==> flow/design.v <==
module sort_pipe #(
parameter DATA_WIDTH='d8
)(
input 				          clk,
input 				          rst_n,
input 					      client_val,
input [(8*DATA_WIDTH)-1:0]    client_data,
output reg                    client_rdy,
input 				          sort_rdy,
output reg                    sort_val,
output reg [8*DATA_WIDTH-1:0]   sort_data
);
reg [DATA_WIDTH-1 : 0] D0;
reg [DATA_WIDTH-1 : 0] D1;
reg [DATA_WIDTH-1 : 0] D2;
reg [DATA_WIDTH-1 : 0] D3;
reg [DATA_WIDTH-1 : 0] D4;
reg [DATA_WIDTH-1 : 0] D5;
reg [DATA_WIDTH-1 : 0] D6;
reg [DATA_WIDTH-1 : 0] D7;
reg [DATA_WIDTH-1:0] P0_C0_MAX;
reg [DATA_WIDTH-1:0] P0_C0_MIN;
reg [DATA_WIDTH-1:0] P0_C1_MIN;
reg [DATA_WIDTH-1:0] P0_C1_MAX;
reg [DATA_WIDTH-1:0] P0_C2_MAX;
reg [DATA_WIDTH-1:0] P0_C2_MIN;
reg [DATA_WIDTH-1:0] P0_C3_MIN;
reg [DATA_WIDTH-1:0] P0_C3_MAX;
reg [DATA_WIDTH-1:0] P1_C0_MAX;
reg [DATA_WIDTH-1:0] P1_C0_MIN;
reg [DATA_WIDTH-1:0] P1_C1_MIN;
reg [DATA_WIDTH-1:0] P1_C1_MAX;
reg [DATA_WIDTH-1:0] P1_C2_MAX;
reg [DATA_WIDTH-1:0] P1_C2_MIN;
reg [DATA_WIDTH-1:0] P1_C3_MIN;
reg [DATA_WIDTH-1:0] P1_C3_MAX;
reg [DATA_WIDTH-1:0] P2_C0_MIN;
reg [DATA_WIDTH-1:0] P2_C0_MAX;
reg [DATA_WIDTH-1:0] P2_C1_MIN;
reg [DATA_WIDTH-1:0] P2_C1_MAX;
reg [DATA_WIDTH-1:0] P3_C0_MIN;
reg [DATA_WIDTH-1:0] P3_C0_MAX;
reg [DATA_WIDTH-1:0] P3_C1_MIN;
reg [DATA_WIDTH-1:0] P3_C1_MAX;
reg [DATA_WIDTH-1:0] P3_C2_MIN;
reg [DATA_WIDTH-1:0] P3_C2_MAX;
reg [DATA_WIDTH-1:0] P3_C3_MIN;
reg [DATA_WIDTH-1:0] P3_C3_MAX;
reg [DATA_WIDTH-1:0] P4_C0_MIN;
reg [DATA_WIDTH-1:0] P4_C0_MAX;
reg [DATA_WIDTH-1:0] P4_C1_MAX;
reg [DATA_WIDTH-1:0] P4_C1_MIN;
reg [DATA_WIDTH-1:0] P4_C2_MIN;
reg [DATA_WIDTH-1:0] P4_C2_MAX;
reg [DATA_WIDTH-1:0] P4_C3_MAX;
reg [DATA_WIDTH-1:0] P4_C3_MIN;
reg [DATA_WIDTH-1:0] P5_C0_MIN;
reg [DATA_WIDTH-1:0] P5_C0_MAX;
reg [DATA_WIDTH-1:0] P5_C1_MAX;
reg [DATA_WIDTH-1:0] P5_C1_MIN;
reg [DATA_WIDTH-1:0] P5_C2_MIN;
reg [DATA_WIDTH-1:0] P5_C2_MAX;
reg [DATA_WIDTH-1:0] P5_C3_MAX;
reg [DATA_WIDTH-1:0] P5_C3_MIN;
reg [DATA_WIDTH-1:0] P2_C0_MIN_D;
reg [DATA_WIDTH-1:0] P2_C2_MIN_D;
reg [DATA_WIDTH-1:0] P2_C1_MAX_D;
reg [DATA_WIDTH-1:0] P2_C3_MAX_D;
reg [DATA_WIDTH-1:0] P4_C0_MIN_D;
reg [DATA_WIDTH-1:0] P4_C0_MAX_D;
reg [DATA_WIDTH-1:0] P4_C3_MIN_D;
reg [DATA_WIDTH-1:0] P4_C3_MAX_D;
reg [DATA_WIDTH-1:0] P5_C0_MIN_D;
reg [DATA_WIDTH-1:0] P5_C3_MAX_D;
reg [7:0] vld;
wire adv = ~vld[7] | sort_rdy;
always @(posedge clk or negedge rst_n) begin
if(~rst_n) D0 <= 'b0;
else if(adv) D0 <= client_data[DATA_WIDTH-1 : 0];
end
always @(posedge clk or negedge rst_n) begin
if(~rst_n) D1 <= 'b0;
else if(adv) D1 <=client_data[(2*DATA_WIDTH)-1 : DATA_WIDTH]; 
end
always @(posedge clk or negedge rst_n) begin
if(~rst_n) D2 <= 'b0;
else if(adv) D2 <=client_data[(3*DATA_WIDTH)-1 :(2*DATA_WIDTH)];
end 
always @(posedge clk or negedge rst_n) begin
if(~rst_n) D3 <= 'b0;
else if(adv) D3 <=client_data[(4*DATA_WIDTH)-1 :(3*DATA_WIDTH)];
end 
always @(posedge clk or negedge rst_n) begin
if(~rst_n) D4 <= 'b0;
else if(adv) D4 <=client_data[(5*DATA_WIDTH)-1 :(4*DATA_WIDTH)];
end 
always @(posedge clk or negedge rst_n) begin
if(~rst_n) D5 <= 'b0;
else if(adv) D5 <=client_data[(6*DATA_WIDTH)-1 :(5*DATA_WIDTH)];
end 
always @(posedge clk or negedge rst_n) begin
if(~rst_n) D6 <= 'b0;
else if(adv) D6 <=client_data[(7*DATA_WIDTH)-1 :(6*DATA_WIDTH)];
end 
always @(posedge clk or negedge rst_n) begin
if(~rst_n) D7 <= 'b0;
else if(adv) D7 <=client_data[(8*DATA_WIDTH)-1 :(7*DATA_WIDTH)]; 
end 
always @(posedge clk or negedge rst_n) begin
	if(~rst_n) P0_C0_MIN <= 'b0;
	else if (adv) if (D0 < D1) begin
		P0_C0_MIN <= D0;
	end
	else P0_C0_MIN <= D1;
end
always @(posedge clk or negedge rst_n) begin
	if(~rst_n) P0_C0_MAX <= 'b0;
	else if (adv) if (D0 > D1) begin
		P0_C0_MAX <= D0;
	end
	else P0_C0_MAX <= D1;
end
always @(posedge clk or negedge rst_n) begin
	if(~rst_n) P0_C1_MIN <= 'b0;
	else if (adv) if (D2 < D3) begin
		P0_C1_MIN <= D2;
	end
	else P0_C1_MIN <= D3;
end
always @(posedge clk or negedge rst_n) begin
	if(~rst_n) P0_C1_MAX <= 'b0;
	else if (adv) if (D2 > D3) begin
		P0_C1_MAX <= D2;
	end
	else P0_C1_MAX <= D3;
end
always @(posedge clk or negedge rst_n) begin
	if(~rst_n) P0_C2_MIN <= 'b0;
	else if (adv) if (D4 < D5) begin
		P0_C2_MIN <= D4;
	end
	else P0_C2_MIN <= D5;
end
always @(posedge clk or negedge rst_n) begin
	if(~rst_n) P0_C2_MAX <= 'b0;
	else if (adv) if (D4 > D5) begin
		P0_C2_MAX <= D4;
	end
	else P0_C2_MAX <= D5;
end
always @(posedge clk or negedge rst_n) begin
	if(~rst_n) P0_C3_MIN <= 'b0;
	else if (adv) if (D6 < D7) begin
		P0_C3_MIN <= D6;
	end
	else P0_C3_MIN <= D7;
end
always @(posedge clk or negedge rst_n) begin
	if(~rst_n) P0_C3_MAX <= 'b0;
	else if (adv) if (D6 > D7) begin
		P0_C3_MAX <= D6;
	end
	else P0_C3_MAX <= D7;
end
always @(posedge clk or negedge rst_n) begin
if(~rst_n) P1_C0_MIN <= 'b0;
	else if (adv) if (P0_C0_MIN < P0_C1_MIN) begin
		P1_C0_MIN <=P0_C0_MIN;
	end
	else P1_C0_MIN <= P0_C1_MIN;
end
always @(posedge clk or negedge rst_n) begin
if(~rst_n) P1_C0_MAX <= 'b0;
	else if (adv) if (P0_C0_MIN >P0_C1_MIN) begin
		P1_C0_MAX <=P0_C0_MIN;
	end
	else P1_C0_MAX <= P0_C1_MIN;
end
always @(posedge clk or negedge rst_n) begin
if(~rst_n) P1_C1_MIN <= 'b0;
	else if (adv) if (P0_C0_MAX < P0_C1_MAX) begin
		P1_C1_MIN <=P0_C0_MAX;
	end
	else P1_C1_MIN <= P0_C1_MAX;
end
always @(posedge clk or negedge rst_n) begin
if(~rst_n) P1_C1_MAX <= 'b0;
	else if (adv) if (P0_C0_MAX >P0_C1_MAX) begin
		P1_C1_MAX <=P0_C0_MAX;
	end
	else P1_C1_MAX <= P0_C1_MAX;
end
always @(posedge clk or negedge rst_n) begin
if(~rst_n) P1_C2_MIN <= 'b0;
	else if (adv) if (P0_C2_MIN < P0_C3_MIN) begin
		P1_C2_MIN <=P0_C2_MIN;
	end
	else P1_C2_MIN <= P0_C3_MIN;
end
always @(posedge clk or negedge rst_n) begin
if(~rst_n) P1_C2_MAX <= 'b0;
	else if (adv) if (P0_C2_MIN >P0_C3_MIN) begin
		P1_C2_MAX <=P0_C2_MIN;
end
	else P1_C2_MAX <= P0_C3_MIN;
end
always @(posedge clk or negedge rst_n) begin
if(~rst_n) P1_C3_MIN <= 'b0;
	else if (adv) if (P0_C2_MAX < P0_C3_MAX) begin
		P1_C3_MIN <=P0_C2_MAX;
	end
	else P1_C3_MIN <= P0_C3_MAX;
end
always @(posedge clk or negedge rst_n) begin
if(~rst_n) P1_C3_MAX <= 'b0;
	else if (adv) if (P0_C2_MAX >P0_C3_MAX) begin
		P1_C3_MAX <=P0_C2_MAX;
	end
	else P1_C3_MAX <= P0_C3_MAX;
end
always @(posedge clk or negedge rst_n) begin
if(~rst_n) P2_C0_MIN <= 'b0;
else if (adv) if(P1_C0_MAX<P1_C1_MIN)begin
       P2_C0_MIN<=P1_C0_MAX;
end
	 else P2_C0_MIN<=P1_C1_MIN;
	end
always @(posedge clk or negedge rst_n) begin  
if(~rst_n) P2_C0_MAX <= 'b0;
else if (adv) if(P1_C0_MAX>P1_C1_MIN) begin
     P2_C0_MAX<=P1_C0_MAX;
	 end
	 else P2_C0_MAX<=P1_C1_MIN;
	 end
always @(posedge clk or negedge rst_n) begin
if(~rst_n) P2_C1_MIN <= 'b0;
else if (adv) if(P1_C2_MAX<P1_C3_MIN)begin
     P2_C1_MIN<=P1_C2_MAX;
	 end
	 else P2_C1_MIN<=P1_C3_MIN;
	 end
always @(posedge clk or negedge rst_n) begin  
if(~rst_n) P2_C1_MAX <= 'b0;
else if (adv) if(P1_C2_MAX>P1_C3_MIN)begin
     P2_C1_MAX<=P1_C2_MAX;
	 end
	 else P2_C1_MAX<=P1_C3_MIN;
	 end
always @(posedge clk or negedge rst_n) begin
if(~rst_n) P3_C0_MIN <= 'b0;
else if (adv) if(P2_C0_MIN_D<P2_C2_MIN_D)begin
     P3_C0_MIN<=P2_C0_MIN_D;
	 end
	 else P3_C0_MIN<=P2_C2_MIN_D;
end
always @(posedge clk or negedge rst_n) begin
if(~rst_n) P3_C2_MIN <= 'b0;
else if (adv) if(P2_C0_MIN_D<P2_C2_MIN_D)begin
     P3_C2_MIN<=P2_C2_MIN_D;
	 end
	 else P3_C2_MIN<=P2_C0_MIN_D;
end
always @(posedge clk or negedge rst_n) begin
if(~rst_n) P3_C0_MAX <= 'b0;
else if (adv) if(P2_C0_MIN<P2_C1_MIN)begin
     P3_C0_MAX<=P2_C0_MIN;
	 end
	 else P3_C0_MAX<=P2_C1_MIN;
	 end
always @(posedge clk or negedge rst_n) begin
if(~rst_n) P3_C2_MAX <= 'b0;
else if (adv) if(P2_C0_MIN<P2_C1_MIN)begin
     P3_C2_MAX<=P2_C1_MIN;
	 end
	 else P3_C2_MAX<=P2_C0_MIN;
 end
 always @(posedge clk or negedge rst_n) begin
 if(~rst_n)P3_C1_MIN<='b0;
 else if (adv) if(P2_C0_MAX<P2_C1_MAX)begin
  P3_C1_MIN<=P2_C0_MAX;
  end
  else P3_C1_MIN<=P2_C1_MAX;
  end
   always @(posedge clk or negedge rst_n) begin
 if(~rst_n)P3_C3_MIN<='b0;
 else if (adv) if(P2_C0_MAX<P2_C1_MAX)begin
  P3_C3_MIN<=P2_C1_MAX;
  end
  else P3_C3_MIN<=P2_C0_MAX;
  end
  always @(posedge clk or negedge rst_n) begin
 if(~rst_n)P3_C1_MAX<='b0;
 else if (adv) if(P2_C1_MAX_D<P2_C3_MAX_D)begin
  P3_C1_MAX<=P2_C1_MAX_D;
  end
  else P3_C1_MAX<=P2_C3_MAX_D;
  end
   always @(posedge clk or negedge rst_n) begin
 if(~rst_n)P3_C3_MAX<='b0;
 else if (adv) if(P2_C1_MAX_D<P2_C3_MAX_D)begin
  P3_C3_MAX<=P2_C3_MAX_D;
  end
  else P3_C3_MAX<=P2_C1_MAX_D;
  end
always @(posedge clk or negedge rst_n) begin
  if(~rst_n)P4_C1_MIN<='b0;
  else if (adv) if(P3_C1_MIN>P3_C2_MIN)begin
  P4_C1_MIN<=P3_C2_MIN;
  end
  else P4_C1_MIN <=P3_C1_MIN;
  end
always @(posedge clk or negedge rst_n) begin
  if(~rst_n)P4_C2_MIN<='b0;
  else if (adv) if(P3_C1_MIN>P3_C2_MIN)begin
  P4_C2_MIN<=P3_C1_MIN;
  end
  else P4_C2_MIN <=P3_C2_MIN;
  end 
always @(posedge clk or negedge rst_n) begin
   if(~rst_n) P4_C1_MAX<='b0;
   else if (adv) if(P3_C1_MAX<P3_C2_MAX)begin
   P4_C1_MAX<=P3_C1_MAX;
   end
   else  P4_C1_MAX<=P3_C2_MAX;
   end
always @(posedge clk or negedge rst_n) begin
   if(~rst_n)P4_C2_MAX<='b0;
   else if (adv) if(P3_C1_MAX<P3_C2_MAX)begin
   P4_C2_MAX<=P3_C2_MAX;
   end
   else P4_C2_MAX<=P3_C1_MAX;
   end
always @(posedge clk or negedge rst_n) begin
   if(~rst_n)P5_C0_MAX<='b0;
   else if (adv) if(P4_C0_MAX_D>P4_C1_MIN)begin
   P5_C0_MAX<=P4_C1_MIN;
   end
   else P5_C0_MAX<=P4_C0_MAX_D;
   end
always @(posedge clk or negedge rst_n) begin
   if(~rst_n)P5_C1_MIN<='b0;
   else if (adv) if(P4_C0_MAX_D>P4_C1_MIN)begin
   P5_C1_MIN<=P4_C0_MAX_D;
   end
   else  P5_C1_MIN<=P4_C1_MIN;
end
always @(posedge clk or negedge rst_n) begin
   if(~rst_n)P5_C1_MAX<='b0;
   else if (adv) if(P4_C1_MAX>P4_C2_MIN)begin
   P5_C1_MAX<=P4_C2_MIN;
   end
   else  P5_C1_MAX<=P4_C1_MAX;
end
always @(posedge clk or negedge rst_n) begin
   if(~rst_n)P5_C2_MIN<='b0;
   else if (adv) if(P4_C1_MAX>P4_C2_MIN)begin
   P5_C2_MIN<=P4_C1_MAX;
   end
   else P5_C2_MIN<=P4_C2_MIN;
   end
always @(posedge clk or negedge rst_n) begin
   if(~rst_n)P5_C2_MAX<='b0;
   else if (adv) if(P4_C2_MAX>P4_C3_MIN_D)begin
   	P5_C2_MAX<=P4_C3_MIN_D;
   end
   else  P5_C2_MAX<=P4_C2_MAX;
end
always @(posedge clk or negedge rst_n) begin
   if(~rst_n)P5_C3_MIN<='b0;
   else if (adv) if(P4_C2_MAX>P4_C3_MIN_D)begin
   P5_C3_MIN<=P4_C2_MAX;
   end
   else P5_C3_MIN<=P4_C3_MIN_D;
   end
always @(posedge clk or negedge rst_n) begin
   if(~rst_n) begin
      P2_C0_MIN_D <= 'b0; P2_C2_MIN_D <= 'b0; P2_C1_MAX_D <= 'b0; P2_C3_MAX_D <= 'b0;
      P4_C0_MIN_D <= 'b0; P4_C0_MAX_D <= 'b0; P4_C3_MIN_D <= 'b0; P4_C3_MAX_D <= 'b0;
      P5_C0_MIN_D <= 'b0; P5_C3_MAX_D <= 'b0;
   end
   else if (adv) begin
      P2_C0_MIN_D <= P1_C0_MIN; P2_C2_MIN_D <= P1_C2_MIN; P2_C1_MAX_D <= P1_C1_MAX; P2_C3_MAX_D <= P1_C3_MAX;
      P4_C0_MIN_D <= P3_C0_MIN; P4_C0_MAX_D <= P3_C0_MAX; P4_C3_MIN_D <= P3_C3_MIN; P4_C3_MAX_D <= P3_C3_MAX;
      P5_C0_MIN_D <= P4_C0_MIN_D; P5_C3_MAX_D <= P4_C3_MAX_D;
   end
end
always @(posedge clk or negedge rst_n) begin
   if(~rst_n) vld <= 'b0;
   else if (adv) vld <= {vld[6:0], client_val};
end
always @(posedge clk or negedge rst_n) begin
   if(~rst_n) sort_data <= 64'b0;
   else if (adv)
     sort_data <= {P5_C0_MIN_D,P5_C0_MAX,P5_C1_MIN,P5_C1_MAX,P5_C2_MIN,P5_C2_MAX,P5_C3_MIN,P5_C3_MAX_D};
end
always @(*) begin
   sort_val   = vld[7];
   client_rdy = adv;
end
endmodule
==> flow/run.sh <==
#!/bin/bash
# the make line also repeats each setting of config.mk as NAME=value (left out here)
make -C /OpenROAD-flow-scripts/flow DESIGN_CONFIG=/design/flow/config.mk WORK_HOME=/design/flow/orfs CLKGATE_MAP_FILE= finish
==> flow/config.mk <==
export PLATFORM = sky130hd
export DESIGN_NAME = sort_pipe
export DESIGN_NICKNAME = sort_pipe
export VERILOG_FILES = /design/flow/design.v
export SDC_FILE = /design/flow/constraint.sdc
export NUM_CORES = 4
export LEC_CHECK = 0
export CAP_MARGIN = 20
export CORE_MARGIN = 2
export CORE_UTILIZATION = 72
export PLACE_DENSITY_LB_ADDON = 0.27
export SETUP_SLACK_MARGIN = 0.59
export SLEW_MARGIN = 20
==> flow/constraint.sdc <==
create_clock -name core_clock -period 2.03 [get_ports {clk}]
set_input_delay 0.4060 -clock core_clock [delete_from_list [all_inputs] [get_ports {clk}]]
set_output_delay 0.4060 -clock core_clock [all_outputs]
set_load 0.01 [all_outputs]
==> flow_metrics.py, run 1 <==
# Generated from Yosys and OpenROAD reports
metrics = {
    "clocking": {
        "clock-sinks": 520,
        "clockRootBuffer": "clkbuf_16",
        "cts.path.max_buffers": 3,
        "htreeDepth": 2,
        "numCtsBuffers": 52,
    },
    "placement": {
        "pre_cts_ws_ns": -0.2503,
        "port_buffers": 133,
        "placed_area_sq_mm": 0.03260,
        "dpl.hpwl_mm": 61.99,
        "gp_congestion": 0.9722,
    },
    "yosys": {
        "avgSynthCellArea_sq_um": 8.769,
        "area_leaders": "dfrtp_1 (46%), nand2_1 (8.0%), ha_1 (6.5%), nand3_1 (6.1%), o21ai_0 (4.4%)",
        "edf_count": 0,
        "common_cells": "nand2_1 (604), dfrtp_1 (520), nand3_1 (347)",
        "top_area_share_pct": 46.07,
        "aoi_share_pct": 18.56,
        "ys_ff": 520,
        "synth_adder_area_share_pct": 6.512,
        "ys_seq_share_pct": 46.07,
        "synthTopLogicFamily": "simple AND/OR/NAND/NOR gates",
        "async_reset_ff_share_pct": 100.0,
        "mux_share_pct": 0,
        "synth_simple_gate_area_share_pct": 23.41,
        "flop_cell": "dfrtp_1",
        "ys_warn_count": 1,
        "yosysUniqueCellTypes": 38,
        "syn-cell-area_sq_mm": 0.02824,
        "synthXorXnorAreaFrac_pct": 0,
        "top_cell": "nand2_1",
        "top_area_cell": "dfrtp_1",
        "synth-area-yosys_sq_mm": 0.02824,
        "yosysCellCount": 3221,
        "synth_cells": 3221,
        "synth_nets": 3436,
    },
    "floorplan": {
        "fp_util_pct": 73.08,
        "chipArea_sq_mm": 0.04083,
        "core_sq_mm": 0.03865,
        "die_y_microns": 202.1,
        "rows": 72,
        "io_pins": 134,
        "die.size.x_microns": 202.1,
    },
    "run_status": {
        "run_status": "did not finish",
        "error_line": "[ERROR GRT-0116] Global routing finished with congestion. Check the congestion regions in the DRC Viewer.",
        "stop_stage": "global routing (5_1_grt)",
    },
    "grt": {
        "grtUsageTotal_pct": 86.21,
        "grt_overflow_total": 298,
    },
}
## metrics by stage
step | std cells | total power, mW | hold slack, ns
after CTS | 4193 | 75.80 | 0.3238
after detailed placement | 3919 | 57.52 | 0.3511
after global placement | 3919 | 55.01 | 0.3473
after floorplan | 3221 | 45.02 | 0.1104
## routing by layer
layer	track usage, %	overflow
met2	98.58	156
met3	74.11	11
met5	39.88	0
met4	90.99	127
met1	85.67	4
## repair_timing
| item | in CTS |
|---|---|
| cloned | 19 |
| setup endpoints to repair | 532 |
| pin swaps | 174 |
| resized | 483 |
| buffers inserted | 160 |
| hold endpoints to repair | 22 |
| hold buffers | 1 |
==> run 2, diff against run 1 <==
CELL_PAD_IN_SITES_DETAIL_PLACEMENT = 0   (was unset)
CELL_PAD_IN_SITES_GLOBAL_PLACEMENT = 3   (was unset)
CORE_ASPECT_RATIO = 1.28   (was unset)
CORE_UTILIZATION = 66   (was 72)
GPL_ROUTABILITY_DRIVEN = 1   (was unset)
MAX_ROUTING_LAYER = met4   (was unset)
MIN_ROUTING_LAYER = met1   (was unset)
PLACE_DENSITY_LB_ADDON = 0.19   (was 0.27)
SETUP_SLACK_MARGIN = 0.51   (was 0.59)
clock period = 1.82 ns   (was 2.03 ns; I/O delays follow)
==> run 2 against run 1 <==
The run fails in global placement without I/O (3_1_place_gp_skip_io). Die size rose by 8.9%. Synthesized cell count is the same. Synthesized area is the same.
==> flow_metrics.py, run 2 <==
# Generated from Yosys and OpenROAD reports
metrics = {
    "yosys": {
        "top_cell": "nand2_1",
        "ys_ff": 520,
        "edf_count": 0,
        "syn-cell-area_sq_mm": 0.02824,
        "yosysUniqueCellTypes": 38,
        "flop_cell": "dfrtp_1",
        "ys_seq_share_pct": 46.07,
        "top_area_cell": "dfrtp_1",
        "area_leaders": "dfrtp_1 (46%), nand2_1 (8.0%), ha_1 (6.5%), nand3_1 (6.1%), o21ai_0 (4.4%)",
        "synthTopLogicFamily": "simple AND/OR/NAND/NOR gates",
        "synth_simple_gate_area_share_pct": 23.41,
        "synth_cells": 3221,
        "synthXorXnorAreaFrac_pct": 0,
        "synth_nets": 3436,
        "synth-area-yosys_sq_mm": 0.02824,
        "ys_warn_count": 1,
        "avgSynthCellArea_sq_um": 8.769,
        "async_reset_ff_share_pct": 100.0,
        "top_area_share_pct": 46.07,
        "mux_share_pct": 0,
        "synth_adder_area_share_pct": 6.512,
        "common_cells": "nand2_1 (604), dfrtp_1 (520), nand3_1 (347)",
        "yosysCellCount": 3221,
        "aoi_share_pct": 18.56,
    },
    "floorplan": {
        "chipArea_sq_mm": 0.04448,
        "die_y_microns": 238.0,
        "rows": 85,
        "fp_util_pct": 67.06,
        "core_sq_mm": 0.04212,
        "die.size.x_microns": 186.9,
    },
    "run_status": {
        "stop_stage": "global placement without I/O (3_1_place_gp_skip_io)",
        "run_status": "did not finish",
        "error_line": "[ERROR FLW-0024] Place density exceeds 1.0 (current PLACE_DENSITY_LB_ADDON =  0.19). Please check if the value of  PLACE_DENSITY_LB_ADDON is between 0 and 0.99.",
    },
}
==> run 3, diff against run 2 <==
CELL_PAD_IN_SITES_GLOBAL_PLACEMENT = 0   (was 3)
CORE_UTILIZATION = 72   (was 66)
CTS_CLUSTER_DIAMETER = 338   (was unset)
MAX_ROUTING_LAYER = met5   (was met4)
PLACE_DENSITY = 0.35   (was unset)
PLACE_DENSITY_LB_ADDON = unset   (was 0.19)
clock period = 2.23 ns   (was 1.82 ns; I/O delays follow)
==> run 3 against run 2 <==
The flow stops in global routing (5_1_grt). Die size decreased by 8.2%. Synthesized cell count is the same. Synthesized area unchanged.
==> flow_metrics.py, run 3 <==
# Generated from Yosys and OpenROAD reports
metrics = {
    "run_status": {
        "run_status": "did not finish",
        "stop_stage": "global routing (5_1_grt)",
        "error_line": "[ERROR GRT-0116] Global routing finished with congestion. Check the congestion regions in the DRC Viewer.",
    },
    "yosys": {
        "synthTopLogicFamily": "simple AND/OR/NAND/NOR gates",
        "top_area_share_pct": 46.07,
        "synth_adder_area_share_pct": 6.512,
        "yosysUniqueCellTypes": 38,
        "top_cell": "nand2_1",
        "ys_seq_share_pct": 46.07,
        "flop_cell": "dfrtp_1",
        "synthXorXnorAreaFrac_pct": 0,
        "area_leaders": "dfrtp_1 (46%), nand2_1 (8.0%), ha_1 (6.5%), nand3_1 (6.1%), o21ai_0 (4.4%)",
        "synth-area-yosys_sq_mm": 0.02824,
        "mux_share_pct": 0,
        "synth_nets": 3436,
        "top_area_cell": "dfrtp_1",
        "common_cells": "nand2_1 (604), dfrtp_1 (520), nand3_1 (347)",
        "synth_simple_gate_area_share_pct": 23.41,
        "async_reset_ff_share_pct": 100.0,
        "ys_ff": 520,
        "avgSynthCellArea_sq_um": 8.769,
        "syn-cell-area_sq_mm": 0.02824,
        "ys_warn_count": 1,
        "synth_cells": 3221,
        "aoi_share_pct": 18.56,
        "yosysCellCount": 3221,
        "edf_count": 0,
    },
    "floorplan": {
        "chipArea_sq_mm": 0.04084,
        "core_sq_mm": 0.03888,
        "die.size.x_microns": 179.1,
        "io_pins": 134,
        "rows": 82,
        "die_y_microns": 228.1,
        "fp_util_pct": 72.64,
    },
    "clocking": {
        "cts.path.max_buffers": 3,
        "clock-sinks": 520,
        "htreeDepth": 2,
        "clockRootBuffer": "clkbuf_16",
        "numCtsBuffers": 50,
    },
    "grt": {
        "grt_overflow_total": 461,
        "grtUsageTotal_pct": 85.63,
    },
    "placement": {
        "port_buffers": 133,
        "pre_cts_ws_ns": 0.04660,
        "gp_congestion": 0.9944,
        "dpl.hpwl_mm": 58.47,
        "placed_area_sq_mm": 0.03061,
    },
}
[run 3: metrics by stage]
stage	std cells	total power, mW	utilization [%]
3_3_place_gp	3812	46.25	78.71
4_1_cts	4169	68.91	96.36
2_1_floorplan	3221	38.32	-
3_5_place_dp	3812	48.02	78.71
[run 3: per-layer routing]
layer / GRT overflow / global-route usage, %
met1: 4 / 85.44
met2: 237 / 98.08
met3: 17 / 73.80
met4: 195 / 89.18
met5: 8 / 30.64
[run 3: what timing repair did]
| action | CTS |
|---|---|
| endpoints found under the setup margin | 367 |
| hold buffers | 1 |
| hold endpoints to repair | 43 |
| gates cloned | 14 |
| buffers inserted | 253 |
| pin swaps | 341 |
| gates resized | 748 |
==> run 4, diff against run 3 <==
CELL_PAD_IN_SITES_DETAIL_PLACEMENT = unset   (was 0)
CELL_PAD_IN_SITES_GLOBAL_PLACEMENT = unset   (was 0)
CORE_ASPECT_RATIO = unset   (was 1.28)
CORE_UTILIZATION = 69   (was 72)
CTS_CLUSTER_DIAMETER = unset   (was 338)
CTS_CLUSTER_SIZE = 97   (was unset)
GPL_ROUTABILITY_DRIVEN = unset   (was 1)
MAX_ROUTING_LAYER = unset   (was met5)
MIN_ROUTING_LAYER = unset   (was met1)
PLACE_DENSITY = 0.42   (was 0.35)
SETUP_SLACK_MARGIN = unset   (was 0.51)
clock period = 2.48 ns   (was 2.23 ns; I/O delays follow)
==> run 4 against run 3 <==
Synthesized area stayed put. Die size is 4.2% higher. The run now finishes clean. Synthesized cell count unchanged.
==> flow_metrics.py, run 4 <==
# Auto-generated metrics
metrics = {
    "placement": {
        "dpl.hpwl_mm": 55.08,
        "port_buffers": 133,
        "gp_congestion": 0.9619,
        "placed_cells": 3773,
    },
    "setup_path": {
        "critPathBufInv": 2,
        "crit_family": "AND-OR/OR-AND gates",
        "crit_start": "P3_C2_MAX[5]$_DFFE_PN0P_",
        "worstSetupEndpoint": "P4_C2_MAX[0]$_DFFE_PN0P_",
        "endpoint_kind": "register",
        "regToRegStartpoint": "P3_C2_MAX[5]$_DFFE_PN0P_",
        "crit_cells": 8,
        "path_max_fanout": 24,
        "r2r_end": "P4_C2_MAX[0]$_DFFE_PN0P_",
        "cp_cell_sequence": "inv_1 -> ha_1 -> a21oi_1 -> o21ai_2 -> buf_4 -> nor2b_1 -> o21ai_0 -> nand3_1",
        "start_kind": "register",
        "critPathArrivalTime_ns": 2.72,
        "r2r_cells": 8,
        "regToRegSetupSlack_ns": 0.22,
        "cp_slowest_cell": "o21ai_2",
        "crit_type": "reg -> reg",
        "critPathRequiredTime_ns": 2.94,
        "cp_slowest_stage_delay_ns": 0.72,
    },
    "timing": {
        "finClkSkew_ns": 0.02061,
        "tightestPinTransition_ns": 0.9392,
        "timing.final.max_slew_violations": 0,
        "hold_viol_final": 0,
        "fin_crit_ns": 2.261,
        "fin_crit_sh_pct": 91.17,
        "grt_setup_unrepaired": "false",
        "setup_tns_ns": 0,
        "setup_viol_count_final": 0,
        "fmax_mhz": 442.3,
        "max_slew_margin_pct": 36.96,
    },
    "yosys": {
        "common_cells": "nand2_1 (604), dfrtp_1 (520), nand3_1 (347)",
        "yosysCellCount": 3221,
        "area_leaders": "dfrtp_1 (46%), nand2_1 (8.0%), ha_1 (6.5%), nand3_1 (6.1%), o21ai_0 (4.4%)",
        "flop_cell": "dfrtp_1",
        "top_area_cell": "dfrtp_1",
        "edf_count": 0,
        "avgSynthCellArea_sq_um": 8.769,
        "aoi_share_pct": 18.56,
        "synth_nets": 3436,
        "synth_cells": 3221,
        "syn-cell-area_sq_mm": 0.02824,
        "top_area_share_pct": 46.07,
        "synth_simple_gate_area_share_pct": 23.41,
        "yosysUniqueCellTypes": 38,
        "ys_warn_count": 1,
        "synth_adder_area_share_pct": 6.512,
        "top_cell": "nand2_1",
        "ys_ff": 520,
        "async_reset_ff_share_pct": 100.0,
        "synthXorXnorAreaFrac_pct": 0,
        "synthTopLogicFamily": "simple AND/OR/NAND/NOR gates",
        "synth-area-yosys_sq_mm": 0.02824,
        "mux_share_pct": 0,
        "ys_seq_share_pct": 46.07,
    },
    "job": {
        "maxCapViolCount": 0,
        "tool_warnings": 30,
    },
    "clocking": {
        "clock-sinks": 520,
        "tritoncts": "done",
        "cts.path.max_buffers": 3,
        "numCtsBuffers": 53,
        "postCtsSetupBuffers": 0,
        "clk_latency_ns": 0.60,
        "htreeDepth": 2,
        "clockRootBuffer": "clkbuf_16",
        "path_clk_slew_ns": 0.06,
    },
    "route": {
        "drt_iter0_drc": 2669,
        "diodes": 0,
        "vias": 25200,
        "dr.pass1.iters": 10,
        "wl_per_cell_microns": 20.14,
        "avgViaCountPerCell": 6.518,
        "wl_mm": 77.87,
        "ant_nets": 0,
        "drcViolationCount": 0,
    },
    "floorplan": {
        "chipArea_sq_mm": 0.04257,
        "io_pins": 134,
        "rows": 74,
        "die_y_microns": 206.3,
        "core_sq_mm": 0.04065,
        "fp_util_pct": 69.49,
        "die.size.x_microns": 206.3,
    },
    "worst_hold_path": {
        "min_to": "D0[1]$_DFFE_PN0P_",
        "min_path_type": "in -> reg",
        "hold_depth": 3,
        "min-delay-start": "client_data[1]",
    },
    "power": {
        "p_seq_share_pct": 32.1,
        "switching_power_mw": 23.56,
        "peakVddDrop_uv": 820.3,
        "combPwrFrac_pct": 51.3,
        "p_leak_nw": 14.58,
        "p_comb_mw": 26.3,
        "p_sw_share_pct": 45.88,
        "p_int_mw": 27.79,
        "p_per_area_mw_per_mm2": 1602,
        "power_mw": 51.34,
        "powerClk_mw": 8.55,
        "powerSeq_mw": 16.5,
        "power_leader": "combinational logic",
        "pwr-share-clk_pct": 16.7,
    },
    "grt": {
        "grtUsageTotal_pct": 37.14,
        "antenna_found_initial": 0,
        "first_global_vias": 24180,
        "grt_pass1_wl_mm": 126.0,
        "grt_overflow_total": 0,
        "grt_max_degree": 113,
    },
    "finish": {
        "final_cell_count_no_fill": 3867,
        "num-fill-cells": 2731,
        "area_growth_pct": 13.48,
        "nNetsFinal": 3512,
    },
    "run_status": {
        "run_status": "timing/DRC/antenna clean",
    },
}
-- run 4: metal layers --
layer,track usage [%],vias up,part of all wire [%]
met2,62.62,1230,49
met1,47.28,12120,38
li1,-,11590,-
met5,0,-,0
met4,18.24,0,5.1
met3,5.156,269,7.0
-- run 4: stage by stage --
stage	setup slack [ns]	instance area, sq um	util, %	hold slack [ns]
after floorplan	0.7596	28240	-	0.2004
after global placement	0.2924	30190	74.28	0.4477
after detailed placement	0.2719	30190	74.28	0.4549
after CTS	0.2806	32050	78.86	0.4084
after global routing	0.03988	32050	78.86	0.4393
final	0.2190	32050	78.86	0.4337
-- run 4: final cells by class --
class | instances | area, sq um | share of cell area, %
Sequential cell | 520 | 13010 | 40.60
Multi-Input combinational cell | 2365 | 13720 | 42.79
Inverter | 148 | 563.0 | 1.757
Clock buffer | 65 | 1441 | 4.497
Timing Repair Buffer | 209 | 2245 | 7.003
Clock inverter | 28 | 409.1 | 1.276
Tap cell | 532 | 665.6 | 2.077
-- run 4: repair_timing --
action	4_1_cts	5_1_grt
endpoints found under the hold margin	39	0
hold buffers	1	0
resized	0	0
==> run 5, diff against run 4 <==
ABC_AREA = 0   (was unset)
CAP_MARGIN = 40   (was 20)
CELL_PAD_IN_SITES_DETAIL_PLACEMENT = 1   (was unset)
CORE_MARGIN = 7   (was 2)
CORE_UTILIZATION = 58   (was 69)
CTS_CLUSTER_SIZE = unset   (was 97)
GPL_ROUTABILITY_DRIVEN = 1   (was unset)
MAX_ROUTING_LAYER = met5   (was unset)
PLACE_DENSITY = unset   (was 0.42)
PLACE_DENSITY_LB_ADDON = 0.18   (was unset)
SETUP_SLACK_MARGIN = 0.28   (was unset)
SLEW_MARGIN = 5   (was 20)
TNS_END_PERCENT = 85   (was unset)
clock period = 1.47 ns   (was 2.48 ns; I/O delays follow)
==> run 5 against run 4 <==
The flow now stops in detailed placement (3_5_place_dp). Die size is 29% higher. Synthesized area did not move. Synthesized cell count is the same.
==> flow_metrics.py, run 5 <==
# Generated from Yosys and OpenROAD reports
metrics = {
    "yosys": {
        "synth_simple_gate_area_share_pct": 23.41,
        "top_cell": "nand2_1",
        "synth_adder_area_share_pct": 6.512,
        "area_leaders": "dfrtp_1 (46%), nand2_1 (8.0%), ha_1 (6.5%), nand3_1 (6.1%), o21ai_0 (4.4%)",
        "yosysCellCount": 3221,
        "synth_cells": 3221,
        "edf_count": 0,
        "synth-area-yosys_sq_mm": 0.02824,
        "ys_seq_share_pct": 46.07,
        "yosysUniqueCellTypes": 38,
        "flop_cell": "dfrtp_1",
        "common_cells": "nand2_1 (604), dfrtp_1 (520), nand3_1 (347)",
        "async_reset_ff_share_pct": 100.0,
        "synthTopLogicFamily": "simple AND/OR/NAND/NOR gates",
        "mux_share_pct": 0,
        "syn-cell-area_sq_mm": 0.02824,
        "synth_nets": 3436,
        "aoi_share_pct": 18.56,
        "ys_ff": 520,
        "avgSynthCellArea_sq_um": 8.769,
        "synthXorXnorAreaFrac_pct": 0,
        "top_area_share_pct": 46.07,
        "top_area_cell": "dfrtp_1",
        "ys_warn_count": 1,
    },
    "floorplan": {
        "die_y_microns": 234.7,
        "io_pins": 134,
        "fp_util_pct": 59.03,
        "core_sq_mm": 0.04785,
        "die.size.x_microns": 234.7,
        "chipArea_sq_mm": 0.05507,
        "rows": 80,
    },
    "run_status": {
        "run_status": "did not finish",
        "error_line": "[ERROR DPL-0033] detailed placement checks failed during check placement.",
        "stop_stage": "detailed placement (3_5_place_dp)",
    },
    "placement": {
        "port_buffers": 133,
        "gp_congestion": 0.9385,
    },
}
## run 5: through the flow
stage	cell area [sq um]	hold WS, ns	std cells	TNS (ns)	setup slack (ns)
after floorplan	29590	-0.001591	3221	-51.23	-0.2386
after global placement	35780	0.2312	4397	-204.58	-0.5875
==> run 6, diff against run 5 <==
ABC_AREA = unset   (was 0)
CAP_MARGIN = 25   (was 40)
CELL_PAD_IN_SITES_DETAIL_PLACEMENT = 2   (was 1)
CORE_MARGIN = 2   (was 7)
CORE_UTILIZATION = 40   (was 58)
CTS_CLUSTER_DIAMETER = 301   (was unset)
GPL_ROUTABILITY_DRIVEN = 0   (was 1)
GPL_TIMING_DRIVEN = 0   (was unset)
MAX_ROUTING_LAYER = unset   (was met5)
PLACE_DENSITY_LB_ADDON = unset   (was 0.18)
SETUP_SLACK_MARGIN = unset   (was 0.28)
SLEW_MARGIN = 20   (was 5)
TNS_END_PERCENT = unset   (was 85)
clock period = 3.0 ns   (was 1.47 ns; I/O delays follow)
==> run 6 against run 5 <==
Now fails the layout checks on negative setup slack. Synthesized area unchanged. Die size rose by 32%. Synthesized cell count unchanged.
==> flow_metrics.py, run 6 <==
# Auto-generated metrics
metrics = {
    "setup_path": {
        "path_max_fanout": 18,
        "cp_slowest_stage_delay_ns": 0.77,
        "critPathBufInv": 5,
        "start_kind": "register",
        "cp_cell_sequence": "nor2b_4 -> inv_4 -> buf_12 -> buf_4 -> buf_2 -> clkbuf_1 -> a31oi_1",
        "worstSetupEndpoint": "P0_C2_MAX[0]$_DFFE_PN0P_",
        "regToRegStartpoint": "vld[7]$_DFFE_PN0P_",
        "crit_type": "reg -> reg",
        "r2r_end": "P0_C2_MAX[0]$_DFFE_PN0P_",
        "endpoint_kind": "register",
        "crit_cells": 7,
        "critPathRequiredTime_ns": 3.51,
        "crit_start": "vld[7]$_DFFE_PN0P_",
        "crit_family": "buffers and inverters",
        "critPathArrivalTime_ns": 3.52,
        "r2r_cells": 7,
        "regToRegSetupSlack_ns": -0.01,
        "cp_slowest_cell": "clkbuf_1",
    },
    "route": {
        "dr_wl_met3_mm": 18.77,
        "topRoutingLayerUsed": "met5",
        "drcViolationCount": 0,
        "wl_met2_mm": 77.40,
        "wl_mm": 170.2,
        "avgViaCountPerCell": 7.109,
        "dr.pass1.iters": 7,
        "met1_length_mm": 55.37,
        "drt_iter0_drc": 3894,
        "ant_nets": 0,
        "vias": 31520,
        "wl_per_cell_microns": 38.40,
    },
    "timing": {
        "setup_tns_ns": -0.01383,
        "fin_crit_sh_pct": 100.3,
        "setup_viol_count_final": 4,
        "fin_crit_ns": 3.010,
        "setup_ws_ns": -0.01012,
        "grt_setup_unrepaired": "true",
        "timing.final.max_slew_violations": 0,
        "finClkSkew_ns": 0.05673,
        "whs_ns": 0.4226,
        "fmax_mhz": 332.2,
        "max_slew_margin_pct": 14.81,
        "hold_viol_final": 0,
        "tightestPinTransition_ns": 1.278,
    },
    "clocking": {
        "htreeDepth": 2,
        "path_clk_slew_ns": 0.07,
        "clockRootBuffer": "clkbuf_16",
        "numCtsBuffers": 60,
        "tritoncts": "done",
        "clk_latency_ns": 0.72,
        "clock-sinks": 520,
        "cts.path.max_buffers": 3,
    },
    "power": {
        "pwr-share-clk_pct": 15.5,
        "power_leader": "combinational logic",
        "p_int_mw": 23.91,
        "p_per_area_mw_per_mm2": 1603,
        "p_sw_share_pct": 55.00,
        "switching_power_mw": 29.22,
        "p_seq_share_pct": 28.8,
        "powerSeq_mw": 15.3,
        "p_comb_mw": 29.6,
        "p_leak_nw": 14.87,
        "peakVddDrop_uv": 603.2,
        "power_mw": 53.12,
        "combPwrFrac_pct": 55.7,
        "powerClk_mw": 8.25,
    },
    "yosys": {
        "area_leaders": "dfrtp_1 (46%), nand2_1 (8.0%), ha_1 (6.5%), nand3_1 (6.1%), o21ai_0 (4.4%)",
        "synth-area-yosys_sq_mm": 0.02824,
        "synthXorXnorAreaFrac_pct": 0,
        "common_cells": "nand2_1 (604), dfrtp_1 (520), nand3_1 (347)",
        "flop_cell": "dfrtp_1",
        "ys_warn_count": 1,
        "async_reset_ff_share_pct": 100.0,
        "ys_seq_share_pct": 46.07,
        "top_area_cell": "dfrtp_1",
        "yosysUniqueCellTypes": 38,
        "syn-cell-area_sq_mm": 0.02824,
        "synth_nets": 3436,
        "synthTopLogicFamily": "simple AND/OR/NAND/NOR gates",
        "mux_share_pct": 0,
        "aoi_share_pct": 18.56,
        "yosysCellCount": 3221,
        "avgSynthCellArea_sq_um": 8.769,
        "synth_adder_area_share_pct": 6.512,
        "ys_ff": 520,
        "edf_count": 0,
        "synth_simple_gate_area_share_pct": 23.41,
        "top_cell": "nand2_1",
        "top_area_share_pct": 46.07,
        "synth_cells": 3221,
    },
    "floorplan": {
        "rows": 97,
        "chipArea_sq_mm": 0.07275,
        "io_pins": 134,
        "die.size.x_microns": 269.7,
        "die_y_microns": 269.7,
        "core_sq_mm": 0.07003,
        "fp_util_pct": 40.33,
    },
    "placement": {
        "placed_area_sq_mm": 0.03092,
        "port_buffers": 133,
        "placed_cells": 4300,
        "pre_cts_ws_ns": -0.6565,
        "dpl.hpwl_mm": 104.9,
    },
    "job": {
        "tool_warnings": 28,
        "maxCapViolCount": 0,
    },
    "grt": {
        "grt_overflow_total": 0,
        "grtUsageTotal_pct": 47.10,
        "first_global_vias": 35170,
        "grt_pass1_wl_mm": 250.8,
        "grt_max_degree": 96,
        "antenna_found_initial": 25,
    },
    "finish": {
        "fin_area_sq_mm": 0.03313,
        "final_cell_count_no_fill": 4433,
        "postLayoutCoreUtil_pct": 47.31,
        "nNetsFinal": 3640,
        "area_growth_pct": 17.30,
    },
    "worst_hold_path": {
        "min_path_type": "in -> async",
    },
    "run_status": {
        "run_status": "complete, but fails checks",
        "check.faults": "negative setup slack",
    },
}
[run 6: metal layers]
layer,GRT usage (%),up-vias
li1,-,11840
met4,42.68,28
met2,72.94,2609
met3,20.44,1250
met1,48.23,15790
met5,0.2632,-
[run 6: layout make-up]
class                   count  area, sq um
diodes                     19        47.55
inverters                 148        558.0
well taps                 940         1176
clock inverters            25        297.8
multi-input cells        2365        13720
plain buffers             187         1007
flip-flops and latches    520        13010
clock buffers              86         1772
repair buffers            143         1541
fillers                  7400        36900
[run 6: what timing repair did]
item                                    CTS  global route
endpoints found under the hold margin    35             0
pin swaps                                 0             1
hold buffers                              1             0
buffers inserted                          1             0
endpoints found under the setup margin    1            13
gates resized                             8             8
==> run 7, diff against run 6 <==
CAP_MARGIN = 20   (was 25)
CELL_PAD_IN_SITES_DETAIL_PLACEMENT = unset   (was 2)
CORE_ASPECT_RATIO = 1.4   (was unset)
CORE_UTILIZATION = 72   (was 40)
CTS_CLUSTER_DIAMETER = 368   (was 301)
CTS_CLUSTER_SIZE = 98   (was unset)
GPL_ROUTABILITY_DRIVEN = unset   (was 0)
GPL_TIMING_DRIVEN = unset   (was 0)
PLACE_DENSITY = 0.37   (was unset)
TNS_END_PERCENT = 10   (was unset)
clock period = 1.77 ns   (was 3.0 ns; I/O delays follow)
==> run 7 against run 6 <==
The run now fails in global routing (5_1_grt). Die size is 44% lower. Synthesized cell count stayed put. Synthesized area stayed put.
==> flow_metrics.py, run 7 <==
# Generated from Yosys and OpenROAD reports
metrics = {
    "run_status": {
        "run_status": "did not finish",
        "stop_stage": "global routing (5_1_grt)",
        "error_line": "[ERROR GRT-0116] Global routing finished with congestion. Check the congestion regions in the DRC Viewer.",
    },
    "clocking": {
        "clock-sinks": 520,
        "cts.path.max_buffers": 3,
        "htreeDepth": 1,
        "clockRootBuffer": "clkbuf_16",
        "numCtsBuffers": 9,
    },
    "placement": {
        "pre_cts_ws_ns": -0.3934,
        "dpl.hpwl_mm": 67.94,
        "placed_area_sq_mm": 0.03347,
        "gp_congestion": 1.090,
        "port_buffers": 133,
    },
    "yosys": {
        "yosysUniqueCellTypes": 38,
        "synthXorXnorAreaFrac_pct": 0,
        "avgSynthCellArea_sq_um": 8.769,
        "synth_cells": 3221,
        "flop_cell": "dfrtp_1",
        "mux_share_pct": 0,
        "synth_nets": 3436,
        "top_area_cell": "dfrtp_1",
        "syn-cell-area_sq_mm": 0.02824,
        "synth_simple_gate_area_share_pct": 23.41,
        "synth-area-yosys_sq_mm": 0.02824,
        "async_reset_ff_share_pct": 100.0,
        "common_cells": "nand2_1 (604), dfrtp_1 (520), nand3_1 (347)",
        "synthTopLogicFamily": "simple AND/OR/NAND/NOR gates",
        "area_leaders": "dfrtp_1 (46%), nand2_1 (8.0%), ha_1 (6.5%), nand3_1 (6.1%), o21ai_0 (4.4%)",
        "synth_adder_area_share_pct": 6.512,
        "edf_count": 0,
        "ys_warn_count": 1,
        "top_area_share_pct": 46.07,
        "aoi_share_pct": 18.56,
        "yosysCellCount": 3221,
        "ys_seq_share_pct": 46.07,
        "top_cell": "nand2_1",
        "ys_ff": 520,
    },
    "grt": {
        "grt_overflow_total": 17,
        "grtUsageTotal_pct": 67.36,
    },
    "floorplan": {
        "rows": 85,
        "die_y_microns": 238.4,
        "chipArea_sq_mm": 0.04085,
        "core_sq_mm": 0.03861,
        "io_pins": 134,
        "fp_util_pct": 73.16,
        "die.size.x_microns": 171.4,
    },
}
-- run 7: metrics by stage --
step                      TNS, ns  std cells
after detailed placement   -97.05       4173
after CTS                  -14.79       4263
after global placement     -72.12       4173
after floorplan                 0       3221
-- run 7: repair_timing --
| item | CTS |
|---|---|
| hold buffers | 1 |
| buffers inserted | 72 |
| gates cloned | 8 |
| endpoints found under the setup margin | 323 |
| pin swaps | 147 |
| resized | 359 |
| hold endpoints to repair | 263 |
-- run 7: layer usage --
metal / GRT overflow / track usage, %
met1: 0 / 67.40
met2: 5 / 89.86
met5: 0 / 4.969
met3: 1 / 44.00
met4: 11 / 69.03
==> run 8, diff against run 7 <==
ABC_AREA = 1   (was unset)
CELL_PAD_IN_SITES_DETAIL_PLACEMENT = 1   (was unset)
CELL_PAD_IN_SITES_GLOBAL_PLACEMENT = 3   (was unset)
CORE_ASPECT_RATIO = 1.2   (was 1.4)
CORE_MARGIN = 3   (was 2)
CORE_UTILIZATION = 58   (was 72)
CTS_CLUSTER_DIAMETER = 329   (was 368)
CTS_CLUSTER_SIZE = unset   (was 98)
GPL_TIMING_DRIVEN = 0   (was unset)
MAX_ROUTING_LAYER = met4   (was unset)
MIN_ROUTING_LAYER = met2   (was unset)
PLACE_DENSITY = unset   (was 0.37)
PLACE_DENSITY_LB_ADDON = 0.23   (was unset)
SETUP_SLACK_MARGIN = 0.19   (was unset)
TNS_END_PERCENT = unset   (was 10)
clock period = 1.78 ns   (was 1.77 ns; I/O delays follow)
==> run 8 against run 7 <==
The flow stops in global placement without I/O (3_1_place_gp_skip_io). Synthesized area fell by 2.1%. Synthesized cell count rose by 10%. Die size rose by 23%.
==> flow_metrics.py, run 8 <==
# Generated from Yosys and OpenROAD reports
metrics = {
    "yosys": {
        "syn-cell-area_sq_mm": 0.02766,
        "top_cell": "nand2_1",
        "top_area_cell": "dfrtp_1",
        "aoi_share_pct": 5.130,
        "yosysCellCount": 3556,
        "ys_warn_count": 1,
        "async_reset_ff_share_pct": 100.0,
        "edf_count": 0,
        "avgSynthCellArea_sq_um": 7.778,
        "synth_simple_gate_area_share_pct": 32.50,
        "synth-area-yosys_sq_mm": 0.02766,
        "area_leaders": "dfrtp_1 (47%), nand2_1 (20%), nand3_1 (7.6%), ha_1 (6.6%), inv_1 (5.0%)",
        "synth_cells": 3556,
        "ys_seq_share_pct": 47.04,
        "common_cells": "nand2_1 (1493), dfrtp_1 (520), nand3_1 (418)",
        "ys_ff": 520,
        "top_area_share_pct": 47.04,
        "synthTopLogicFamily": "simple AND/OR/NAND/NOR gates",
        "mux_share_pct": 0,
        "synthXorXnorAreaFrac_pct": 0,
        "flop_cell": "dfrtp_1",
        "synth_nets": 3771,
        "synth_adder_area_share_pct": 6.649,
        "yosysUniqueCellTypes": 26,
    },
    "run_status": {
        "stop_stage": "global placement without I/O (3_1_place_gp_skip_io)",
        "run_status": "did not finish",
        "error_line": "[ERROR FLW-0024] Place density exceeds 1.0 (current PLACE_DENSITY_LB_ADDON =  0.23). Please check if the value of  PLACE_DENSITY_LB_ADDON is between 0 and 0.99.",
    },
    "floorplan": {
        "fp_util_pct": 58.82,
        "chipArea_sq_mm": 0.05036,
        "die_y_microns": 245.2,
        "rows": 87,
        "core_sq_mm": 0.04703,
        "die.size.x_microns": 205.4,
    },
}
==> run 9, diff against run 8 <==
ABC_AREA = 0   (was 1)
CELL_PAD_IN_SITES_DETAIL_PLACEMENT = unset   (was 1)
CELL_PAD_IN_SITES_GLOBAL_PLACEMENT = unset   (was 3)
CORE_ASPECT_RATIO = 0.5   (was 1.2)
CORE_MARGIN = 2   (was 3)
CORE_UTILIZATION = 72   (was 58)
CTS_CLUSTER_DIAMETER = 400   (was 329)
CTS_CLUSTER_SIZE = 95   (was unset)
GPL_TIMING_DRIVEN = unset   (was 0)
HOLD_SLACK_MARGIN = 0.28   (was unset)
MAX_ROUTING_LAYER = unset   (was met4)
MIN_ROUTING_LAYER = unset   (was met2)
PLACE_DENSITY = 0.39   (was unset)
PLACE_DENSITY_LB_ADDON = unset   (was 0.23)
SETUP_SLACK_MARGIN = unset   (was 0.19)
TNS_END_PERCENT = 10   (was unset)
clock period = 1.46 ns   (was 1.78 ns; I/O delays follow)
==> run 9 against run 8 <==
Synthesized cell count fell by 9.4%. Die size shrank 19%. Synthesized area rose by 2.1%. The run fails in global routing (5_1_grt).
==> flow_metrics.py, run 9 <==
# Generated from Yosys and OpenROAD reports
metrics = {
    "clocking": {
        "numCtsBuffers": 9,
        "clockRootBuffer": "clkbuf_16",
        "cts.path.max_buffers": 3,
        "clock-sinks": 520,
        "htreeDepth": 1,
    },
    "placement": {
        "pre_cts_ws_ns": -0.7160,
        "port_buffers": 133,
        "gp_congestion": 1.048,
        "dpl.hpwl_mm": 65.20,
    },
    "grt": {
        "grt_overflow_total": 1058,
        "grtUsageTotal_pct": 94.23,
    },
    "yosys": {
        "synth_adder_area_share_pct": 6.512,
        "yosysUniqueCellTypes": 38,
        "async_reset_ff_share_pct": 100.0,
        "ys_ff": 520,
        "yosysCellCount": 3221,
        "synth_simple_gate_area_share_pct": 23.41,
        "edf_count": 0,
        "aoi_share_pct": 18.56,
        "synthXorXnorAreaFrac_pct": 0,
        "common_cells": "nand2_1 (604), dfrtp_1 (520), nand3_1 (347)",
        "synth-area-yosys_sq_mm": 0.02824,
        "top_cell": "nand2_1",
        "ys_seq_share_pct": 46.07,
        "top_area_cell": "dfrtp_1",
        "avgSynthCellArea_sq_um": 8.769,
        "top_area_share_pct": 46.07,
        "syn-cell-area_sq_mm": 0.02824,
        "flop_cell": "dfrtp_1",
        "synth_nets": 3436,
        "area_leaders": "dfrtp_1 (46%), nand2_1 (8.0%), ha_1 (6.5%), nand3_1 (6.1%), o21ai_0 (4.4%)",
        "mux_share_pct": 0,
        "synth_cells": 3221,
        "synthTopLogicFamily": "simple AND/OR/NAND/NOR gates",
        "ys_warn_count": 1,
    },
    "run_status": {
        "stop_stage": "global routing (5_1_grt)",
        "error_line": "[ERROR GRT-0232] Routing congestion too high. Check the congestion heatmap in the GUI.",
        "run_status": "did not finish",
    },
    "floorplan": {
        "chipArea_sq_mm": 0.04092,
        "die_y_microns": 144.1,
        "io_pins": 134,
        "die.size.x_microns": 284.1,
        "core_sq_mm": 0.03880,
        "fp_util_pct": 72.80,
        "rows": 51,
    },
}
==> run 9: timing repair <==
action | CTS
setup endpoints to repair | 499
hold endpoints to repair | 573
gates cloned | 4
setup buffers | 53
pin swaps | 177
hold buffers | 61
gates resized | 523
==> run 9: through the flow <==
| step | utilization (%) | total power, mW | hold WS [ns] | instances | area (sq um) |
|---|---|---|---|---|---|
| floorplan | - | 58.65 | -0.003591 | 3221 | 28290 |
| global placement | 88.10 | 79.42 | 0.1697 | 4267 | 34180 |
| detailed placement | 88.10 | 83.18 | 0.1661 | 4267 | 34180 |
| CTS | 94.14 | 93.83 | 0.2803 | 4394 | 36530 |
==> run 9: metal layers <==
layer | overflow | GRT usage [%]
met2 | 552 | 105.8
met4 | 327 | 101.7
met3 | 90 | 84.34
met1 | 70 | 90.13
met5 | 19 | 75.83
==> run 10, diff against run 9 <==
ABC_AREA = unset   (was 0)
CORE_ASPECT_RATIO = unset   (was 0.5)
CORE_UTILIZATION = 66   (was 72)
CTS_CLUSTER_DIAMETER = unset   (was 400)
CTS_CLUSTER_SIZE = unset   (was 95)
GPL_ROUTABILITY_DRIVEN = 1   (was unset)
GPL_TIMING_DRIVEN = 0   (was unset)
HOLD_SLACK_MARGIN = unset   (was 0.28)
PLACE_DENSITY = 0.8   (was 0.39)
TNS_END_PERCENT = unset   (was 10)
clock period = 2.39 ns   (was 1.46 ns; I/O delays follow)
==> run 10 against run 9 <==
Now clean on timing, DRC and antenna. Synthesized area unchanged. Synthesized cell count stayed put. Die size grew 8.7%.
==> flow_metrics.py, run 10 <==
# Auto-generated metrics
metrics = {
    "run_status": {
        "run_status": "timing/DRC/antenna clean",
    },
    "setup_path": {
        "regToRegStartpoint": "vld[7]$_DFFE_PN0P_",
        "critPathBufInv": 2,
        "r2r_cells": 5,
        "path_max_fanout": 10,
        "endpoint_kind": "register",
        "critPathRequiredTime_ns": 2.94,
        "regToRegSetupSlack_ns": 0.001,
        "crit_cells": 5,
        "crit_family": "buffers and inverters",
        "cp_slowest_cell": "clkbuf_1",
        "cp_cell_sequence": "nor2b_4 -> clkbuf_1 -> clkbuf_1 -> nand2_1 -> nand2_1",
        "r2r_end": "P4_C0_MIN_D[7]$_DFFE_PN0P_",
        "critPathArrivalTime_ns": 2.94,
        "cp_slowest_stage_delay_ns": 0.77,
        "start_kind": "register",
        "worstSetupEndpoint": "P4_C0_MIN_D[7]$_DFFE_PN0P_",
        "crit_type": "reg -> reg",
        "crit_start": "vld[7]$_DFFE_PN0P_",
    },
    "clocking": {
        "path_clk_slew_ns": 0.06,
        "clock-sinks": 520,
        "clockRootBuffer": "clkbuf_16",
        "tritoncts": "done",
        "numCtsBuffers": 54,
        "htreeDepth": 2,
        "clk_latency_ns": 0.62,
        "cts.path.max_buffers": 3,
    },
    "power": {
        "power_leader": "combinational logic",
        "switching_power_mw": 26.79,
        "power_mw": 55.97,
        "powerSeq_mw": 17.4,
        "combPwrFrac_pct": 52.9,
        "powerClk_mw": 8.96,
        "p_comb_mw": 29.6,
        "p_int_mw": 29.18,
        "p_seq_share_pct": 31.1,
        "p_sw_share_pct": 47.86,
        "peakVddDrop_uv": 980.5,
        "p_per_area_mw_per_mm2": 1732,
        "pwr-share-clk_pct": 16.0,
        "p_leak_nw": 14.73,
    },
    "route": {
        "drcViolationCount": 0,
        "drt_iter0_drc": 3328,
        "ant_nets": 0,
        "wl_per_cell_microns": 25.11,
        "dr.pass1.iters": 8,
        "wl_mm": 100.5,
        "vias": 27270,
        "avgViaCountPerCell": 6.815,
    },
    "floorplan": {
        "fp_util_pct": 67.03,
        "io_pins": 134,
        "die_y_microns": 210.9,
        "die.size.x_microns": 210.9,
        "chipArea_sq_mm": 0.04447,
        "core_sq_mm": 0.04213,
        "rows": 75,
    },
    "job": {
        "maxCapViolCount": 0,
        "tool_warnings": 32,
    },
    "yosys": {
        "synth_adder_area_share_pct": 6.512,
        "mux_share_pct": 0,
        "flop_cell": "dfrtp_1",
        "avgSynthCellArea_sq_um": 8.769,
        "synth_simple_gate_area_share_pct": 23.41,
        "syn-cell-area_sq_mm": 0.02824,
        "aoi_share_pct": 18.56,
        "top_area_share_pct": 46.07,
        "synth_nets": 3436,
        "synth-area-yosys_sq_mm": 0.02824,
        "top_cell": "nand2_1",
        "ys_seq_share_pct": 46.07,
        "yosysCellCount": 3221,
        "area_leaders": "dfrtp_1 (46%), nand2_1 (8.0%), ha_1 (6.5%), nand3_1 (6.1%), o21ai_0 (4.4%)",
        "ys_warn_count": 1,
        "async_reset_ff_share_pct": 100.0,
        "synthTopLogicFamily": "simple AND/OR/NAND/NOR gates",
        "common_cells": "nand2_1 (604), dfrtp_1 (520), nand3_1 (347)",
        "top_area_cell": "dfrtp_1",
        "yosysUniqueCellTypes": 38,
        "edf_count": 0,
        "synthXorXnorAreaFrac_pct": 0,
        "ys_ff": 520,
        "synth_cells": 3221,
    },
    "finish": {
        "nNetsFinal": 3632,
        "num-fill-cells": 2900,
        "final-seq-area_sq_mm": 0.01301,
        "mi_logic_area_sq_mm": 0.01371,
        "final_cell_count_no_fill": 4002,
        "area_growth_pct": 14.40,
    },
    "timing": {
        "fin_crit_sh_pct": 99.96,
        "max_slew_margin_pct": 19.20,
        "hold_viol_final": 0,
        "setup_tns_ns": 0,
        "finClkSkew_ns": 0.01434,
        "fmax_mhz": 418.6,
        "fin_crit_ns": 2.389,
        "timing.final.max_slew_violations": 0,
        "grt_setup_unrepaired": "false",
        "setup_viol_count_final": 0,
        "tightestPinTransition_ns": 1.212,
        "whs_ns": 0.3932,
    },
    "placement": {
        "gp_congestion": 1.068,
        "dpl.hpwl_mm": 73.00,
        "placed_cells": 3898,
        "port_buffers": 133,
    },
    "worst_hold_path": {
        "min_to": "D0[6]$_DFFE_PN0P_",
        "hold_depth": 3,
        "min_path_type": "in -> reg",
        "min-delay-start": "client_data[6]",
    },
    "grt": {
        "grt_max_degree": 102,
        "grt_pass1_wl_mm": 153.8,
        "grt_overflow_total": 0,
        "first_global_vias": 27010,
        "grtUsageTotal_pct": 45.49,
        "antenna_found_initial": 3,
    },
}
-- run 10: final cells by class --
type / instances / area share [%]
tap: 539 / 2.087
antenna: 1 / 0.007744
clock inverter: 19 / 0.7861
clock buffer: 82 / 4.984
timing repair buffer: 141 / 4.635
buffer: 187 / 3.086
inverter: 148 / 1.719
multi-input combinational: 2365 / 42.42
sequential: 520 / 40.27
-- run 10: what timing repair did --
item	in CTS	in global routing
gates cloned	0	0
setup endpoints to repair	1	2
pin swaps	0	0
gates resized	7	2
hold endpoints to repair	80	0
hold buffers	1	0
buffers inserted	2	0
-- run 10: stage by stage --
step | area (sq um) | setup WS, ns | utilization [%]
after CTS | 32300 | 0.05850 | 76.66
final | 32310 | 0.001008 | 76.69
after global routing | 32310 | 0.01459 | 76.68
after floorplan | 28240 | 0.6696 | -
after detailed placement | 30390 | -0.8270 | 72.13
after global placement | 30250 | -20.91 | 71.80
-- run 10: layer usage --
| layer | global-route usage (%) | up-vias | part of all wire, % |
|---|---|---|---|
| li1 | - | 11830 | - |
| met1 | 55.05 | 13050 | 36 |
| met2 | 71.14 | 1864 | 45 |
| met3 | 9.917 | 523 | 10 |
| met4 | 35.65 | 4 | 9.3 |
| met5 | 0 | - | 0.027 |
==> run 11, diff against run 10 <==
CELL_PAD_IN_SITES_DETAIL_PLACEMENT = 0   (was unset)
CELL_PAD_IN_SITES_GLOBAL_PLACEMENT = 0   (was unset)
CORE_ASPECT_RATIO = 0.51   (was unset)
CORE_UTILIZATION = 72   (was 66)
GPL_TIMING_DRIVEN = unset   (was 0)
MAX_ROUTING_LAYER = met5   (was unset)
MIN_ROUTING_LAYER = met1   (was unset)
PLACE_DENSITY = 0.36   (was 0.8)
SETUP_SLACK_MARGIN = 0.51   (was unset)
clock period = 1.93 ns   (was 2.39 ns; I/O delays follow)
==> run 11 against run 10 <==
The flow now stops in clock tree synthesis (4_1_cts). Synthesized area did not move. Die size decreased by 8.0%. Synthesized cell count unchanged.
==> flow_metrics.py, run 11 <==
# Generated from Yosys and OpenROAD reports
metrics = {
    "yosys": {
        "yosysUniqueCellTypes": 38,
        "async_reset_ff_share_pct": 100.0,
        "synth_nets": 3436,
        "ys_ff": 520,
        "top_cell": "nand2_1",
        "synth-area-yosys_sq_mm": 0.02824,
        "synthXorXnorAreaFrac_pct": 0,
        "area_leaders": "dfrtp_1 (46%), nand2_1 (8.0%), ha_1 (6.5%), nand3_1 (6.1%), o21ai_0 (4.4%)",
        "synth_adder_area_share_pct": 6.512,
        "ys_warn_count": 1,
        "yosysCellCount": 3221,
        "mux_share_pct": 0,
        "syn-cell-area_sq_mm": 0.02824,
        "avgSynthCellArea_sq_um": 8.769,
        "synthTopLogicFamily": "simple AND/OR/NAND/NOR gates",
        "edf_count": 0,
        "top_area_share_pct": 46.07,
        "synth_cells": 3221,
        "synth_simple_gate_area_share_pct": 23.41,
        "flop_cell": "dfrtp_1",
        "aoi_share_pct": 18.56,
        "common_cells": "nand2_1 (604), dfrtp_1 (520), nand3_1 (347)",
        "ys_seq_share_pct": 46.07,
        "top_area_cell": "dfrtp_1",
    },
    "placement": {
        "gp_congestion": 1.048,
        "dpl.hpwl_mm": 71.69,
        "placed_cells": 4015,
        "port_buffers": 133,
        "pre_cts_ws_ns": -0.2564,
    },
    "run_status": {
        "run_status": "did not finish",
        "error_line": "[ERROR DPL-0038] Utilization greater than 100%, impossible to legalize",
        "stop_stage": "clock tree synthesis (4_1_cts)",
    },
    "floorplan": {
        "io_pins": 134,
        "rows": 51,
        "core_sq_mm": 0.03841,
        "chipArea_sq_mm": 0.04092,
        "die.size.x_microns": 281.3,
        "die_y_microns": 145.4,
        "fp_util_pct": 73.53,
    },
}
## run 11: stage by stage
stage | util [%] | setup TNS [ns] | area [sq um] | power [mW]
after detailed placement | 86.88 | -29.58 | 33370 | 63.97
after global placement | 86.88 | -11.49 | 33370 | 60.85
after floorplan | - | 0 | 29540 | 47.35
No activity file was given, so power comes from the tool's default toggle rates.
